Design division_float_32, start of the top module:
module division_float_32(clock, start, operand1, operand2, result, finish, illegal);
For scale: about 2,700 cells after synthesis, roughly 250 flip-flops, about 100 I/O pins.
==> flow/config.mk <==
export PLATFORM = sky130hd
export DESIGN_NAME = division_float_32
export DESIGN_NICKNAME = division_float_32
export VERILOG_FILES = /design/flow/design.v
export SDC_FILE = /design/flow/constraint.sdc
export NUM_CORES = 4
export LEC_CHECK = 0
export CAP_MARGIN = 0
export CELL_PAD_IN_SITES_DETAIL_PLACEMENT = 1
export CORE_ASPECT_RATIO = 1.13
export CORE_MARGIN = 2
export CORE_UTILIZATION = 40
export CTS_CLUSTER_DIAMETER = 200
export GPL_TIMING_DRIVEN = 0
export HOLD_SLACK_MARGIN = 0.28
export MAX_ROUTING_LAYER = met4
export MIN_ROUTING_LAYER = met2
export SLEW_MARGIN = 20
export TNS_END_PERCENT = 55
==> flow/constraint.sdc <==
create_clock -name core_clock -period 3.57 [get_ports {clock}]
set_input_delay 0.7140 -clock core_clock [delete_from_list [all_inputs] [get_ports {clock}]]
set_output_delay 0.7140 -clock core_clock [all_outputs]
set_load 0.01 [all_outputs]
run.sh (not shown) runs the stock make flow with config.mk's settings and CLKGATE_MAP_FILE=.
The starting point reached the layout checks and failed them: negative setup slack.
Edit:
==> flow/config.mk (replaced) <==
export PLATFORM = sky130hd
export DESIGN_NAME = division_float_32
export DESIGN_NICKNAME = division_float_32
export VERILOG_FILES = /design/flow/design.v
export SDC_FILE = /design/flow/constraint.sdc
export NUM_CORES = 4
export LEC_CHECK = 0
export CAP_MARGIN = 20
export CORE_MARGIN = 2
export CORE_UTILIZATION = 61
export HOLD_SLACK_MARGIN = 0.29
export SETUP_SLACK_MARGIN = 0.86
export SLEW_MARGIN = 20
==> flow/constraint.sdc (replaced) <==
create_clock -name core_clock -period 2.94 [get_ports {clock}]
set_input_delay 0.5880 -clock core_clock [delete_from_list [all_inputs] [get_ports {clock}]]
set_output_delay 0.5880 -clock core_clock [all_outputs]
set_load 0.01 [all_outputs]
Effect: The changed run ended with an error in 5_1_grt; die area decreases by about 34%; synthesized cell count does not change; area after synthesis stays the same.
Edit:
--- a/flow/config.mk
+++ b/flow/config.mk
@@ -8,6 +8,4 @@
 export CAP_MARGIN = 20
 export CORE_MARGIN = 2
-export CORE_UTILIZATION = 61
-export HOLD_SLACK_MARGIN = 0.29
-export SETUP_SLACK_MARGIN = 0.86
+export CORE_UTILIZATION = 33
 export SLEW_MARGIN = 20
==> flow/constraint.sdc (replaced) <==
create_clock -name core_clock -period 5.05 [get_ports {clock}]
set_input_delay 1.0100 -clock core_clock [delete_from_list [all_inputs] [get_ports {clock}]]
set_output_delay 1.0100 -clock core_clock [all_outputs]
set_load 0.01 [all_outputs]
The changed run ran to the end with no violations.
Area after synthesis does not change.
Die area went up by well over a third.
Synthesized cell count stays the same.
Edit:
--- a/flow/config.mk
+++ b/flow/config.mk
@@ -8,4 +8,4 @@
 export CAP_MARGIN = 20
 export CORE_MARGIN = 2
-export CORE_UTILIZATION = 33
+export CORE_UTILIZATION = 40
 export SLEW_MARGIN = 20
Worst hold slack stays flat.
Total power went down by a few percent.
Maximum frequency goes up slightly.
Edit:
--- a/flow/config.mk
+++ b/flow/config.mk
@@ -6,6 +6,10 @@
 export NUM_CORES = 4
 export LEC_CHECK = 0
-export CAP_MARGIN = 20
+export ABC_AREA = 1
+export CAP_MARGIN = 0
 export CORE_MARGIN = 2
-export CORE_UTILIZATION = 40
+export CORE_UTILIZATION = 72
+export CTS_CLUSTER_DIAMETER = 400
+export CTS_CLUSTER_SIZE = 10
+export PLACE_DENSITY_LB_ADDON = 0.09
 export SLEW_MARGIN = 20
==> flow/constraint.sdc (replaced) <==
create_clock -name core_clock -period 4.77 [get_ports {clock}]
set_input_delay 0.9540 -clock core_clock [delete_from_list [all_inputs] [get_ports {clock}]]
set_output_delay 0.9540 -clock core_clock [all_outputs]
set_load 0.01 [all_outputs]
Result:
- critical path depth rises by 6
- combinational power rises by about 20%
- design area rises by 9.3%
- sequential share of layout area falls by 1.9 points
- synthesized cell count rises by 59%
- sequential power rises by about 2%
- power rises by 9.9%
- core utilization rises by 33 points
- clock skew falls by 4.1 ps
- hold slack is better by 7.8 ps
- register-to-register slack is better by 160 ps

== violet ==
division_float_32 again, from the RTL that the note above started with.
clock: 5.14 ns
lec_check: 0
abc_area: 0
cap_margin: 20
cell_pad_in_sites_detail_placement: 0
core_aspect_ratio: 0.89
core_margin: 2
core_utilization: 70
cts_cluster_size: 24
max_routing_layer: met5
setup_slack_margin: 1.3
slew_margin: 20
tns_end_percent: 50
violet: GRT-0232 in global routing (5_1_grt) -> run aborted
> inputs changed (violet -> delta)
Settings: TNS_END_PERCENT removed (was 50); CTS_CLUSTER_SIZE removed (was 24); SETUP_SLACK_MARGIN changed from 1.3 to 1.13; CORE_UTILIZATION changed from 70 to 58; CORE_ASPECT_RATIO removed (was 0.89); CELL_PAD_IN_SITES_DETAIL_PLACEMENT removed (was 0); MAX_ROUTING_LAYER removed (was met5); ABC_AREA removed (was 0); the clock period (ns, I/O delays scaled along) changed from 5.14 to 4.07.
Results
- Die area in delta is about 20% above violet.
- Taking violet as 1.0, delta lands at 1.2 on area of placed instances.
- For the pre-placement core utilization, delta came in 12 points lower than violet did.
- | mux share of post-synthesis cell area | delta vs violet | ≈ equal |
- Relative to violet, the row count measured on delta has increased by more than 10%.
- Between violet and delta, the post-cts sizing count is lower for delta.
- Re synthesized area: no difference whatsoever between delta and violet.
- [delta] flow finished | final checks: failed | reasons: negative setup slack
- Total clock buffers created by CTS: delta > violet
- Comparing violet and delta, horizontal die dimension is higher on delta.
- Area of the core was lower in the run labelled violet.
[inputs] maple vs delta
Settings: CORE_UTILIZATION now 66, was 58; SETUP_SLACK_MARGIN no longer set, was 1.13; CTS_CLUSTER_SIZE now 62, previously not set.
==> results <==
maple did not run to completion, as it errored out during global routing (5_1_grt). Between maple and delta, the placement-stage cell area is lower for maple. Summary of maple over delta: number of gates given a new drive strength after cts fell by 126; number of cells in the design after placement shows a reduction of 3.7%. Summary of maple over delta: count of buffers added by post-CTS timing repair for setup decreased by 18 relative to the old numbers; die size down 12%; effective utilization at floorplan went up by 8.7 points.
Edits applied to the flow inputs when going from maple to raven:
Settings: putting PLACE_DENSITY at 0.38 where nothing was set; putting ABC_AREA at 1 where nothing was set; swapping 66 for 68 in CORE_UTILIZATION; clearing CTS_CLUSTER_SIZE, which used to be 62; swapping 4.07 for 4.77 in the clock period (ns, I/O delays scaled along).
==> comparison <==
maple → raven: area share of and-or/or-and cells after synthesis now sits lower, synthesized netlist cell count now sits higher.
Looking at share of the yosys chip area belonging to registers, raven sits 4.0 points lower than maple does.
In raven relative to maple, chip area line of the yosys report had gone up by more than 10%.
Diff maple -> raven: initial core utilization higher; die area higher; fraction of synthesized area in multiplexers lower.
Count of standard-cell rows: raven and maple compared, higher one is raven
Looking only at adder and majority gate portion of the synthesized area, and setting everything else aside, the higher value of raven and maple goes to maple.
Having completed the whole flow, raven delivered a layout that passed the timing, design-rule and antenna checks.
[compare] base=maple new=raven: post-place instance area went down; area of the mapped netlist went up.
The inputs of ember differ from those of raven as listed below.
Settings: ABC_AREA no longer set, was 1; PLACE_DENSITY no longer set, was 0.38; CORE_UTILIZATION now 40, was 68; the clock period (ns, I/O delays scaled along) now 5.5, was 4.77.
--- outcome ---
- Critical-path cell with the highest stage delay = o41ai_1: ember; critical-path cell with the highest stage delay = clkdlybuf4s50_1: raven
- ember vs raven, destination of the critical timing path: temp_operand1[82] vs temp_operand1[75]
- Taking raven as the reference point, the register-to-register slack of ember rises by 0.06 ns.
- On internal power: ember sits below raven.
- Relative to raven, number of iterations in the first detailed-routing pass decreased by 3 in ember.
- When the final numbers for raven and ember were put side by side, the floorplan core density turned out to be greater in raven.
- Worst clock skew improves in ember relative to raven.
- Compared with raven, ember shows a higher synthesized area per cell.
- Comparing raven and ember, the higher HPWL after detailed placement was measured on raven.
- Lower met2 capacity usage during global routing goes to ember over raven.
- Diff raven -> ember | die size | up by more than a quarter
- Final worst-path setup slack (lower): raven
- ember — post-layout total power 21% lower, raven as reference
Power figures rest on the tool's default switching activity, not on a simulated workload.
